==> inputs of run P <==
==> flow/design.v <==
`timescale 1ns / 1ps
module gauss1d #(
    parameter DATA_WIDTH = 14
)(
    input wire clk,
    input wire rst_n,
    input wire in_window_valid,
    input wire [DATA_WIDTH*5-1:0] in_window_value,
    output reg [4+DATA_WIDTH-1:0] out_event_value,
    output reg out_event_valid
    );
always @(posedge clk or negedge rst_n) begin
    if(~rst_n) begin
        out_event_value <= 0;
        out_event_valid <= 0;
    end
    else begin
        if(in_window_valid == 1) begin
            out_event_value <= in_window_value[DATA_WIDTH*0+DATA_WIDTH-1:DATA_WIDTH*0] + 4*in_window_value[DATA_WIDTH*1+DATA_WIDTH-1:DATA_WIDTH*1] + 6*in_window_value[DATA_WIDTH*2+DATA_WIDTH-1:DATA_WIDTH*2] + 4*in_window_value[DATA_WIDTH*3+DATA_WIDTH-1:DATA_WIDTH*3] + in_window_value[DATA_WIDTH*4+DATA_WIDTH-1:DATA_WIDTH*4];
            out_event_valid <= 1;
        end
        else begin
            out_event_value <= 0;
            out_event_valid <= 0;
        end
    end
end
endmodule
`timescale 1ns / 1ps
module gauss5 #(
    parameter DATA_WIDTH = 14
)(
    input wire clk,
    input wire rst_n,
    input wire [DATA_WIDTH*5*5-1:0] in_window_value,
    input wire in_window_valid,
    input wire [15:0] in_window_addr,
    input wire ready_for_new_event,      
    output reg [8+DATA_WIDTH-1:0] out_event_value,
    output reg out_event_valid,
    output reg [15:0] out_event_addr,
    output wire window_req               
    );
assign window_req = ready_for_new_event;
wire out_event_valid_0;
wire [DATA_WIDTH+4-1:0] out_event_value_0;
gauss1d #(
    .DATA_WIDTH(DATA_WIDTH)
) gauss1d_inst_0 (
    .clk(clk),
    .rst_n(rst_n),
    .in_window_valid(in_window_valid),
    .in_window_value(in_window_value[DATA_WIDTH*5*1-1:DATA_WIDTH*5*0]),
    .out_event_value(out_event_value_0),
    .out_event_valid(out_event_valid_0)
    );
wire out_event_valid_1;
wire [DATA_WIDTH+4-1:0] out_event_value_1;
gauss1d #(
    .DATA_WIDTH(DATA_WIDTH)
) gauss1d_inst_1 (
    .clk(clk),
    .rst_n(rst_n),
    .in_window_valid(in_window_valid),
    .in_window_value(in_window_value[DATA_WIDTH*5*2-1:DATA_WIDTH*5*1]),
    .out_event_value(out_event_value_1),
    .out_event_valid(out_event_valid_1)
    );
wire out_event_valid_2;
wire [DATA_WIDTH+4-1:0] out_event_value_2;
gauss1d #(
    .DATA_WIDTH(DATA_WIDTH)
) gauss1d_inst_2 (
    .clk(clk),
    .rst_n(rst_n),
    .in_window_valid(in_window_valid),
    .in_window_value(in_window_value[DATA_WIDTH*5*3-1:DATA_WIDTH*5*2]),
    .out_event_value(out_event_value_2),
    .out_event_valid(out_event_valid_2)
    );
wire out_event_valid_3;
wire [DATA_WIDTH+4-1:0] out_event_value_3;
gauss1d #(
    .DATA_WIDTH(DATA_WIDTH)
) gauss1d_inst_3 (
    .clk(clk),
    .rst_n(rst_n),
    .in_window_valid(in_window_valid),
    .in_window_value(in_window_value[DATA_WIDTH*5*4-1:DATA_WIDTH*5*3]),
    .out_event_value(out_event_value_3),
    .out_event_valid(out_event_valid_3)
    );
wire out_event_valid_4;
wire [DATA_WIDTH+4-1:0] out_event_value_4;
gauss1d #(
    .DATA_WIDTH(DATA_WIDTH)
) gauss1d_inst_4 (
    .clk(clk),
    .rst_n(rst_n),
    .in_window_valid(in_window_valid),
    .in_window_value(in_window_value[DATA_WIDTH*5*5-1:DATA_WIDTH*5*4]),
    .out_event_value(out_event_value_4),
    .out_event_valid(out_event_valid_4)
    );
always @(posedge clk or negedge rst_n) begin
    if(~rst_n) begin
        out_event_value <= 0;
        out_event_valid <= 0;
        out_event_addr <= 0;
    end
    else begin
        if(out_event_valid_0 == 1 && out_event_valid_1 == 1 && out_event_valid_2 == 1 && out_event_valid_3 == 1 && out_event_valid_4 == 1) begin
            out_event_value <= out_event_value_0 + 4*out_event_value_1 + 6*out_event_value_2 + 4*out_event_value_3 + out_event_value_4;
            out_event_valid <= 1;
            out_event_addr <= in_window_addr;
        end
        else begin
            out_event_value <= 0;
            out_event_valid <= 0;
            out_event_addr <= 0;
        end
    end
end
endmodule
`timescale 1ns / 1ps
module harrisres #(
    parameter DATA_WIDTH = 23
)(
    input wire clk,
    input wire rst_n,
    input wire [DATA_WIDTH-2:0] in_event_value_xx,
    input wire [DATA_WIDTH-1:0] in_event_value_xy,
    input wire [DATA_WIDTH-2:0] in_event_value_yy,
    input wire in_event_valid_xx,
    input wire in_event_valid_xy,
    input wire in_event_valid_yy,
    input wire [15:0] in_event_addr_xx,
    input wire [15:0] in_event_addr_xy,
    input wire [15:0] in_event_addr_yy,
    input wire ready_for_new_event,      
    output reg [DATA_WIDTH+22:0] out_event_value,
    output reg out_event_valid,
    output reg [15:0] out_event_addr,
    output wire event_req                
    );
assign event_req = ready_for_new_event;
always @(posedge clk or negedge rst_n) begin
    if(~rst_n) begin
        out_event_value <= 0;
        out_event_valid <= 0;
        out_event_addr <= 0;
    end
    else begin
        if(in_event_valid_xx == 1 && in_event_valid_xy == 1 && in_event_valid_yy == 1 && in_event_addr_xx == in_event_addr_xy && in_event_addr_xx == in_event_addr_yy) begin
            out_event_value <= 25 * in_event_value_xx * in_event_value_yy - 25 * in_event_value_xy * in_event_value_xy - (in_event_value_xx + in_event_value_yy) * (in_event_value_xx + in_event_value_yy);
            out_event_valid <= 1;
            out_event_addr <= in_event_addr_xx;
        end
        else begin
            out_event_value <= 0;
            out_event_valid <= 0;
            out_event_addr <= 0;
        end
    end
end
endmodule
`timescale 1ns / 1ps
module harris_response (
    input  wire         clk,
    input  wire         rst_n,
    input  wire [349:0] in_window_value_xx,
    input  wire [374:0] in_window_value_xy,
    input  wire [349:0] in_window_value_yy,
    input  wire         in_window_valid,
    input  wire [15:0]  in_window_addr,
    input  wire         ready_for_new_event,
    output wire [45:0]  out_event_value,
    output wire         out_event_valid,
    output wire [15:0]  out_event_addr,
    output wire         window_req
    );
wire [15:0] addr_xx, addr_xy, addr_yy;
wire [21:0] value_xx, value_yy;
wire [22:0] value_xy;
wire valid_xx, valid_xy, valid_yy;
wire req_xx, req_xy, req_yy;
wire event_req;
assign window_req = req_xx & req_xy & req_yy;
gauss5 #(.DATA_WIDTH(14)) gauss5_inst_xx (
    .clk(clk), .rst_n(rst_n),
    .in_window_value(in_window_value_xx), .in_window_valid(in_window_valid),
    .in_window_addr(in_window_addr), .ready_for_new_event(event_req),
    .out_event_valid(valid_xx), .out_event_addr(addr_xx),
    .out_event_value(value_xx), .window_req(req_xx));
gauss5 #(.DATA_WIDTH(15)) gauss5_inst_xy (
    .clk(clk), .rst_n(rst_n),
    .in_window_value(in_window_value_xy), .in_window_valid(in_window_valid),
    .in_window_addr(in_window_addr), .ready_for_new_event(event_req),
    .out_event_valid(valid_xy), .out_event_addr(addr_xy),
    .out_event_value(value_xy), .window_req(req_xy));
gauss5 #(.DATA_WIDTH(14)) gauss5_inst_yy (
    .clk(clk), .rst_n(rst_n),
    .in_window_value(in_window_value_yy), .in_window_valid(in_window_valid),
    .in_window_addr(in_window_addr), .ready_for_new_event(event_req),
    .out_event_valid(valid_yy), .out_event_addr(addr_yy),
    .out_event_value(value_yy), .window_req(req_yy));
harrisres #(.DATA_WIDTH(23)) harrisres_inst (
    .clk(clk), .rst_n(rst_n),
    .in_event_value_xx(value_xx), .in_event_value_yy(value_yy),
    .in_event_value_xy(value_xy),
    .in_event_valid_xx(valid_xx), .in_event_valid_yy(valid_yy),
    .in_event_valid_xy(valid_xy),
    .in_event_addr_xx(addr_xx), .in_event_addr_yy(addr_yy),
    .in_event_addr_xy(addr_xy),
    .ready_for_new_event(ready_for_new_event),
    .out_event_valid(out_event_valid), .out_event_addr(out_event_addr),
    .out_event_value(out_event_value), .event_req(event_req));
endmodule
==> flow/run.sh <==
#!/bin/bash
# the make line also repeats each setting of config.mk as NAME=value (left out here)
make -C /OpenROAD-flow-scripts/flow DESIGN_CONFIG=/design/flow/config.mk WORK_HOME=/design/flow/orfs CLKGATE_MAP_FILE= finish
==> flow/config.mk <==
export PLATFORM = sky130hd
export DESIGN_NAME = harris_response
export DESIGN_NICKNAME = harris_response
export VERILOG_FILES = /design/flow/design.v
export SDC_FILE = /design/flow/constraint.sdc
export NUM_CORES = 4
export LEC_CHECK = 0
export ABC_AREA = 0
export CAP_MARGIN = 20
export CELL_PAD_IN_SITES_DETAIL_PLACEMENT = 0
export CELL_PAD_IN_SITES_GLOBAL_PLACEMENT = 1
export CORE_MARGIN = 10
export CORE_UTILIZATION = 58
export CTS_CLUSTER_SIZE = 22
export GPL_TIMING_DRIVEN = 0
export PLACE_DENSITY_LB_ADDON = 0.23
export SLEW_MARGIN = 0
==> flow/constraint.sdc <==
create_clock -name core_clock -period 7.29 [get_ports {clk}]
set_input_delay 1.4580 -clock core_clock [delete_from_list [all_inputs] [get_ports {clk}]]
set_output_delay 1.4580 -clock core_clock [all_outputs]
set_load 0.01 [all_outputs]
==> run K: changes against run P <==
Settings changed: CAP_MARGIN 20 to 25, CELL_PAD_IN_SITES_DETAIL_PLACEMENT 0 to unset, CELL_PAD_IN_SITES_GLOBAL_PLACEMENT 1 to unset, CORE_MARGIN 10 to 2, CORE_UTILIZATION 58 to 40, CTS_CLUSTER_SIZE 22 to 34, GPL_ROUTABILITY_DRIVEN set to 1, MIN_ROUTING_LAYER set to met2, PLACE_DENSITY_LB_ADDON 0.23 to 0.13, SLEW_MARGIN 0 to 20.
==> flow/constraint.sdc (replaced) <==
create_clock -name core_clock -period 16.3 [get_ports {clk}]
set_input_delay 3.2600 -clock core_clock [delete_from_list [all_inputs] [get_ports {clk}]]
set_output_delay 3.2600 -clock core_clock [all_outputs]
set_load 0.01 [all_outputs]
==> run M: changes against run P <==
Settings changed: ABC_AREA 0 to unset, CELL_PAD_IN_SITES_DETAIL_PLACEMENT 0 to 2, CELL_PAD_IN_SITES_GLOBAL_PLACEMENT 1 to 0, CORE_ASPECT_RATIO set to 1.31, CORE_MARGIN 10 to 2, CORE_UTILIZATION 58 to 64, CTS_CLUSTER_DIAMETER set to 114, CTS_CLUSTER_SIZE 22 to 57, GPL_ROUTABILITY_DRIVEN set to 0, GPL_TIMING_DRIVEN 0 to unset, HOLD_SLACK_MARGIN set to 0.11, MAX_ROUTING_LAYER set to met4, MIN_ROUTING_LAYER set to met2, SLEW_MARGIN 0 to 25, TNS_END_PERCENT set to 55.
==> flow/constraint.sdc (replaced) <==
create_clock -name core_clock -period 18.5 [get_ports {clk}]
set_input_delay 3.7000 -clock core_clock [delete_from_list [all_inputs] [get_ports {clk}]]
set_output_delay 3.7000 -clock core_clock [all_outputs]
set_load 0.01 [all_outputs]
==> run E: changes against run P <==
Settings changed: ABC_AREA 0 to 1, CAP_MARGIN 20 to 0, CELL_PAD_IN_SITES_DETAIL_PLACEMENT 0 to 1, CELL_PAD_IN_SITES_GLOBAL_PLACEMENT 1 to 2, CORE_ASPECT_RATIO set to 1.53, CORE_UTILIZATION 58 to 26, CTS_CLUSTER_DIAMETER set to 89, CTS_CLUSTER_SIZE 22 to unset, GPL_TIMING_DRIVEN 0 to unset, MAX_ROUTING_LAYER set to met5, PLACE_DENSITY_LB_ADDON 0.23 to 0.11, SETUP_SLACK_MARGIN set to 0.53, SLEW_MARGIN 0 to 20, TNS_END_PERCENT set to 70.
==> flow/constraint.sdc (replaced) <==
create_clock -name core_clock -period 13.0 [get_ports {clk}]
set_input_delay 2.6000 -clock core_clock [delete_from_list [all_inputs] [get_ports {clk}]]
set_output_delay 2.6000 -clock core_clock [all_outputs]
set_load 0.01 [all_outputs]
==> comparison table <==
metric	run M	run P	run E	run K
Core region area	179,000 µm²	197,000 µm²	444,000 µm²	285,000 µm²
Worst Hold Class	-	reg -> reg	reg -> reg	reg -> reg
Seq_cells	-	423	423	423
Destination of the worst hold path	-	harrisres_inst.out_event_addr[15]	harrisres_inst.out_event_addr[1]	harrisres_inst.out_event_addr[10]
First-pass GRT wire length	-	651 mm	745 mm	696 mm
Critical-path maximum fanout	-	8	9	12
Critical path type	-	reg -> reg	reg -> reg	reg -> reg
Placed Instances	-	15,980	20,679	17,106
Topmost layer with routed signal wires	-	met5	met5	met5
Cell count of the worst hold path	-	1	2	1
Outcome	aborted with a tool error	failed layout checks	timing/DRC/antenna clean	timing/DRC/antenna clean
Stage where the flow stopped	3_5_place_dp	-	-	-
Violated checks	-	setup timing	-	-
Register share after synthesis	9.21%	9.21%	9.15%	9.21%
Fill count	-	15,650	52,586	27,476
Latest clock arrival within the worst-skew pair	-	0.70 ns	0.70 ns	0.78 ns
F_max	-	78.1 MHz	82.9 MHz	62.5 MHz
